==> flow/design.v <==
`timescale 1ns / 1ps
module clock #(parameter start_time = 0, parameter end_time = 100)(
    input wire in,
    input wire rst,
    output reg out,
    output wire rise
);
    reg [31:0] counter;
    assign rise = (counter >= (end_time >> 1)) & ~out;
    always @(posedge in) begin
        if (rst) begin
            counter <= start_time;
            out <= 1'b0;
        end else begin
            counter <= (counter >= (end_time >> 1)) ? 1 : counter + 1;
            out <= (counter >= (end_time >> 1)) ? ~out : out;
        end
    end
endmodule
`timescale 1ns / 1ps
module stopwatch(clk, rst, btnS, btnR, sw, an, seg);
input clk;
input rst;
input btnS, btnR;
input [7:0] sw;
output reg [3:0] an;
output reg [7:0] seg;
reg [3:0] seg_value;
wire [3:0] seg3, seg2, seg1, seg0;
reg adj_sec;
reg adj;
reg digits_on;
wire one_hz_clk;
wire two_hz_clk;
wire segment_clk;
wire blink_clk;
wire debounce_clk;
wire one_hz_rise;
wire two_hz_rise;
wire segment_rise;
wire blink_rise;
wire debounce_rise;
reg [31:0] sec_counter;
reg [1:0] seg_index;
clock #(.start_time(0), .end_time(200)) my_one_hz_clk(.in(clk), .rst(rst), .out(one_hz_clk), .rise(one_hz_rise));
clock #(.start_time(0), .end_time(100)) my_two_hz_clk(.in(clk), .rst(rst), .out(two_hz_clk), .rise(two_hz_rise));
clock #(.start_time(0), .end_time(4)) my_segment_clk(.in(clk), .rst(rst), .out(segment_clk), .rise(segment_rise));
clock #(.start_time(0), .end_time(20)) my_blink_clk(.in(clk), .rst(rst), .out(blink_clk), .rise(blink_rise));
clock #(.start_time(0), .end_time(10)) my_debounce_clk(.in(clk), .rst(rst), .out(debounce_clk), .rise(debounce_rise));
wire [1:0] next_index = seg_index + 2'd1;
assign seg0 = (sec_counter % 60)  % 10;
assign seg1 = (sec_counter % 60)  / 10;
assign seg2 = (sec_counter / 60)  % 10;
assign seg3 = (sec_counter / 600) % 10;
always @(*) begin
    case (next_index)
        0: seg_value = (digits_on || ~sw[1]) ? seg0 : 10;
        1: seg_value = (digits_on || ~sw[1]) ? seg1 : 10;
        2: seg_value = (digits_on ||  sw[1]) ? seg2 : 10;
        default: seg_value = (digits_on ||  sw[1]) ? seg3 : 10;
    endcase
end
always @(posedge clk) begin
    if (rst) begin
        adj_sec   <= 1'b0;
        adj       <= 1'b0;
        seg_index <= 2'd0;
        an        <= 4'b1111;
        seg       <= 8'b11111111;
    end else if (segment_rise) begin
        adj_sec   <= sw[1];
        adj       <= sw[0];
        seg_index <= next_index;
        an        <= ~(4'b0001 << next_index);
        case (seg_value)
            0: seg <= ~8'b11111100;
            1: seg <= ~8'b01100000;
            2: seg <= ~8'b11011010;
            3: seg <= ~8'b11110010;
            4: seg <= ~8'b01100110;
            5: seg <= ~8'b10110110;
            6: seg <= ~8'b10111110;
            7: seg <= ~8'b11100000;
            8: seg <= ~8'b11111110;
            9: seg <= ~8'b11110110;
            default: seg <= 8'b11111111;
        endcase
    end
end
reg [1:0] reset_state;
reg [2:0] pause_state;
reg stop_tick;
reg has_ticked_once;
wire [1:0] reset_sample = {btnR, reset_state[1]};
wire [2:0] pause_sample = {pause_state[2] && btnS, btnS, pause_state[1]};
always @(posedge clk) begin
    if (rst) begin
        reset_state     <= 2'b00;
        pause_state     <= 3'b000;
        stop_tick       <= 1'b0;
        has_ticked_once <= 1'b0;
        sec_counter     <= 32'd0;
    end else if (debounce_rise) begin
        if (reset_sample == 2'b11) begin
            reset_state <= 2'b00;
            pause_state <= pause_sample;
            sec_counter <= 0;
        end else if (pause_sample == 3'b011) begin
            reset_state <= reset_sample;
            pause_state <= 3'b100;
            stop_tick   <= ~stop_tick;
        end else begin
            reset_state <= reset_sample;
            pause_state <= pause_sample;
            if (adj ? two_hz_clk : one_hz_clk) begin
                if (~has_ticked_once && ~stop_tick) begin
                    has_ticked_once <= 1'b1;
                    if (adj && ~adj_sec) begin
                        sec_counter <= (sec_counter / 60 >= 99)
                                  ? (sec_counter % 60)
                                  : (sec_counter + 60);
                    end else if (adj) begin
                        sec_counter <= (sec_counter / 60) * 60 + ((sec_counter + 1) % 60);
                    end else begin
                        sec_counter <= sec_counter + 1;
                    end
                end
            end else has_ticked_once <= 1'b0;
        end
    end
end
always @(posedge clk) begin
    if (rst)
        digits_on <= 1'b0;
    else if (blink_rise)
        digits_on <= (~adj || ~digits_on);
end
endmodule
clock: 16.2 ns
lec_check: 0
cap_margin: 0
core_aspect_ratio: 0.5
core_margin: 2
core_utilization: 70
cts_cluster_diameter: 357
cts_cluster_size: 47
setup_slack_margin: 4.25
slew_margin: 20
tns_end_percent: 75
run.sh (not shown) runs the stock make flow with config.mk's settings and CLKGATE_MAP_FILE=.
The baseline ended with an error in detailed placement.
Change:
- CAP_MARGIN: 0 -> 20
- CORE_ASPECT_RATIO: 0.5 -> unset
- CORE_UTILIZATION: 70 -> 40
- CTS_CLUSTER_DIAMETER: 357 -> unset
- CTS_CLUSTER_SIZE: 47 -> unset
- SETUP_SLACK_MARGIN: 4.25 -> unset
- TNS_END_PERCENT: 75 -> unset
- clock period: 16.2 -> 30.0 ns (I/O delays scaled with it)
Now the flow ran to the end with no violations.
Synthesized area stays the same.
Die area climbs by 73%.
Synthesized cell count stays the same.
Change:
- CORE_ASPECT_RATIO: unset -> 0.5
- CORE_MARGIN: 2 -> 8
- CORE_UTILIZATION: 40 -> 61
- HOLD_SLACK_MARGIN: unset -> -0.07
- PLACE_DENSITY: unset -> 0.78
The changed run produced a clean layout.
Die size went down by 26%.
Routed wire length went down by 1.1%.
Via count went up by about 3.6%.
Change:
- CORE_ASPECT_RATIO: 0.5 -> unset
- CORE_MARGIN: 8 -> 2
- CORE_UTILIZATION: 61 -> 72
- CTS_CLUSTER_SIZE: unset -> 54
- HOLD_SLACK_MARGIN: -0.07 -> unset
- PLACE_DENSITY: 0.78 -> unset
- clock period: 30.0 -> 19.1 ns (I/O delays scaled with it)
Effect:
- With this change the flow did not get past global routing with GRT-0116
- synthesized area stays the same
- synthesized cell count stays the same
- die size falls by a quarter to a third

== JK ==
Starts from the design.v that is shown in full above.
==> flow/config.mk <==
export PLATFORM = sky130hd
export DESIGN_NAME = stopwatch
export DESIGN_NICKNAME = stopwatch
export VERILOG_FILES = /design/flow/design.v
export SDC_FILE = /design/flow/constraint.sdc
export NUM_CORES = 4
export LEC_CHECK = 0
export CAP_MARGIN = 20
export CORE_MARGIN = 2
export CORE_UTILIZATION = 66
export CTS_CLUSTER_DIAMETER = 357
export CTS_CLUSTER_SIZE = 47
export SETUP_SLACK_MARGIN = -1.5
export SLEW_MARGIN = 20
==> flow/constraint.sdc <==
create_clock -name core_clock -period 16.2 [get_ports {clk}]
set_input_delay 3.2400 -clock core_clock [delete_from_list [all_inputs] [get_ports {clk}]]
set_output_delay 3.2400 -clock core_clock [all_outputs]
set_load 0.01 [all_outputs]
JK did not finish: a tool error stopped it during 4_1_cts.
For MS, these inputs were changed with respect to JK:
- SETUP_SLACK_MARGIN no longer set, was -1.5
- CORE_ASPECT_RATIO now 0.5, previously not set
- MAX_ROUTING_LAYER now met4, previously not set
- CTS_CLUSTER_DIAMETER no longer set, was 357
- CTS_CLUSTER_SIZE no longer set, was 47
- the clock period (ns, I/O delays scaled along) now 19.1, was 16.2
[summary]
- Flow for MS halted at 5_1_grt, error code ODB-0269.
- Looking at cell total after placement, MS sits 537 lower than JK does.
- In terms of area after synthesis, MS and JK differ only marginally.
- Taking JK as the reference, in MS post-placement worst setup slack moved up, total half-perimeter wirelength after legalization and detailed placement moved down, placer congestion estimate moved down.
For AL, these inputs were changed with respect to MS:
- changing CORE_UTILIZATION from 66 to 31
- removing CORE_ASPECT_RATIO (formerly 0.5)
- removing MAX_ROUTING_LAYER (formerly met4)
- changing the clock period (ns, I/O delays scaled along) from 19.1 to 27.9
Notes after the runs:
- In summary, AL completed successfully, with a layout that passed the timing, DRC and antenna checks.
- AL — post-CTS setup buffer count 79 lower, MS as reference
- As far as post-synthesis simple-gate area fraction goes, AL and MS are indistinguishable; the numbers are identical.
- Comparing post-cts resize count for MS and AL, the bigger number came from MS.
- For number of clock sinks, AL and MS come out practically identical.
- MS has a lower die boundary height than AL.
- Re floorplan row count: MS was lower than AL.
- Comparing AL against MS, there is no change at all in arithmetic-cell share of the synthesized area counting full adders, half adders and majority gates.
- Summary: HPWL after detailed placement, AL better than MS
- Re synthesized-area fraction occupied by ao, oa, aoi and oai cells: no difference whatsoever between MS and AL.
- The die of AL is larger than the one used in MS.
The inputs of TR differ from those of AL as listed below.
- a change of CORE_UTILIZATION from 31 to 72
- an added ABC_AREA of 1
- a change of the clock period (ns, I/O delays scaled along) from 27.9 to 30.2
### Flow results
Delta (TR minus AL): non-clock buffer count shows a reduction of about 66%; share of the cycle needed by the critical path after routing shows a reduction of 20 points; shortest period the worst path allows shows a reduction of 3930 ps; maximum frequency shows an increase of 7.2 MHz. Of AL and TR, the run reporting the lower sequential cell area fraction in the yosys report was AL. [compare] base=AL new=TR: number of cells in the finished layout apart from fillers now sits lower. In TR the worst setup slack after layout turned out 6230 ps higher than in AL. TR vs AL, horizontal die dimension went down by 120 um.

## lane 1
Starts from the design.v that is shown in full above.
export LEC_CHECK = 0
export CAP_MARGIN = 40
export CORE_MARGIN = 2
export CORE_UTILIZATION = 66
export MAX_ROUTING_LAYER = met4
export SLEW_MARGIN = 20
create_clock -name core_clock -period 19.0 [get_ports {clk}]
Lane 1 did not finish; a tool error ended it in global routing (5_1_grt).
Edits applied to the flow inputs when going from lane 1 to lane 2:
--- a/flow/config.mk
+++ b/flow/config.mk
@@ -7,6 +7,7 @@
 export LEC_CHECK = 0
-export CAP_MARGIN = 40
+export CAP_MARGIN = 20
 export CORE_MARGIN = 2
-export CORE_UTILIZATION = 66
-export MAX_ROUTING_LAYER = met4
+export CORE_UTILIZATION = 70
+export CTS_CLUSTER_SIZE = 47
+export SETUP_SLACK_MARGIN = 4.31
 export SLEW_MARGIN = 20
==> flow/constraint.sdc <==
create_clock -name core_clock -period 16.2 [get_ports {clk}]
set_input_delay 3.2400 -clock core_clock [delete_from_list [all_inputs] [get_ports {clk}]]
set_output_delay 3.2400 -clock core_clock [all_outputs]
set_load 0.01 [all_outputs]
==> comparison <==
- Lane 2: DPL-0038 in clock tree synthesis (4_1_cts) -> run aborted
- In lane 2, the cell count after placement came out 6.9% above the value in lane 1.
- Compared with lane 1, in lane 2 final weighted congestion in routability-driven placement picked up an extra 0.10; post-synthesis chip area from yosys neither gained nor lost much.
- Summary of lane 2 over lane 1: total placed instance area moved up; post-synthesis share of cell area spent on full adders, half adders and majority gates roughly the same; cell count in the Yosys report neither gained nor lost much; placeable core region down 5.5%.
The following lists how lane 3 was set up differently from lane 2:
--- a/flow/config.mk
+++ b/flow/config.mk
@@ -8,6 +8,6 @@
 export CAP_MARGIN = 20
+export CORE_ASPECT_RATIO = 1.71
 export CORE_MARGIN = 2
-export CORE_UTILIZATION = 70
-export CTS_CLUSTER_SIZE = 47
-export SETUP_SLACK_MARGIN = 4.31
+export CORE_UTILIZATION = 66
+export CTS_CLUSTER_DIAMETER = 374
 export SLEW_MARGIN = 20
==> flow/constraint.sdc <==
create_clock -name core_clock -period 19.0 [get_ports {clk}]
set_input_delay 3.8000 -clock core_clock [delete_from_list [all_inputs] [get_ports {clk}]]
set_output_delay 3.8000 -clock core_clock [all_outputs]
set_load 0.01 [all_outputs]
The flow ended early for lane 2: it failed with a tool error in clock tree synthesis (4_1_cts). Tool error GRT-0116 stopped lane 3 during global routing (5_1_grt); no final results. Between lane 2 and lane 3, floorplan core density decreased. Compared with lane 2, final weighted congestion in routability-driven placement in lane 3 decreased by a little under 10%. Lower full die area was reported by lane 2, not lane 3. The area of the core in lane 3 sits about 5.6% above the value recorded for lane 2. Reported for lane 2 and lane 3, synthesized area per cell turned out identical to the last digit. Compared with lane 2, number of rows created at floorplan in lane 3 increased by more than a quarter.
Relative to lane 3, the following input files were edited for lane 4:
--- a/flow/config.mk
+++ b/flow/config.mk
@@ -8,6 +8,4 @@
 export CAP_MARGIN = 20
-export CORE_ASPECT_RATIO = 1.71
 export CORE_MARGIN = 2
-export CORE_UTILIZATION = 66
-export CTS_CLUSTER_DIAMETER = 374
+export CORE_UTILIZATION = 40
 export SLEW_MARGIN = 20
==> flow/constraint.sdc <==
create_clock -name core_clock -period 27.9 [get_ports {clk}]
set_input_delay 5.5800 -clock core_clock [delete_from_list [all_inputs] [get_ports {clk}]]
set_output_delay 5.5800 -clock core_clock [all_outputs]
set_load 0.01 [all_outputs]
## What came out
- Lane 4 closes out successfully: all stages finished, all timing, DRC and antenna checks passed.
- The effective utilization at floorplan in lane 4 was lower than what lane 3 gave.
- Lane 4 ends up with a post-CTS resize count that is 222 lower than in lane 3.
- Lower instance area at placement was reported by lane 4, not lane 3.
- Taking lane 3 over lane 4, the area of the die ratio works out to 0.61.
- Summary — overall die width, lane 4 relative to lane 3: higher, by about 70%.
- Row worst setup slack after placement: lane 4 higher / lane 3 lower
- As far as number of enable-type register cells in the synthesized netlist goes, lane 4 and lane 3 are indistinguishable; the numbers are identical.
- Lane 4 against lane 3: level count of the clock H-tree held, final HPWL from detailed placement went down 23%.
- Number of buffers created by CTS shrinks by more than 10% when moving from lane 3 to lane 4.
Setup changes, lane 4 to lane 5
--- a/flow/config.mk
+++ b/flow/config.mk
@@ -9,3 +9,4 @@
 export CORE_MARGIN = 2
-export CORE_UTILIZATION = 40
+export CORE_UTILIZATION = 72
+export MAX_ROUTING_LAYER = met4
 export SLEW_MARGIN = 20
==> flow/constraint.sdc <==
create_clock -name core_clock -period 19.1 [get_ports {clk}]
set_input_delay 3.8200 -clock core_clock [delete_from_list [all_inputs] [get_ports {clk}]]
set_output_delay 3.8200 -clock core_clock [all_outputs]
set_load 0.01 [all_outputs]
==> results <==
- Lane 5 did not finish: a tool error stopped it during global routing (5_1_grt).
- Between lane 5 and lane 4, placeable core region is higher for lane 4, lane 5 comes in under that.
- Lane 5 vs lane 4 — die boundary height dropped by more than a quarter
- On yosys-reported design area after synthesis, lane 5 tracks lane 4 almost exactly.
- Number of CTS-inserted buffers, lane 5 vs lane 4: up by a few percent
- Re number of buffers inserted for hold repair after clock tree synthesis: no difference whatsoever between lane 5 and lane 4.
- Comparing lane 5 against lane 4, there is no change at all in number of instances in the synthesized netlist.
- Lane 5 vs lane 4: number of gates resized after CTS up
- Going from lane 4 to lane 5, number of instances in the placed design climbed 192; cell area after placement climbed 0.0045 mm^2; area of the chip dropped 0.034 mm^2.
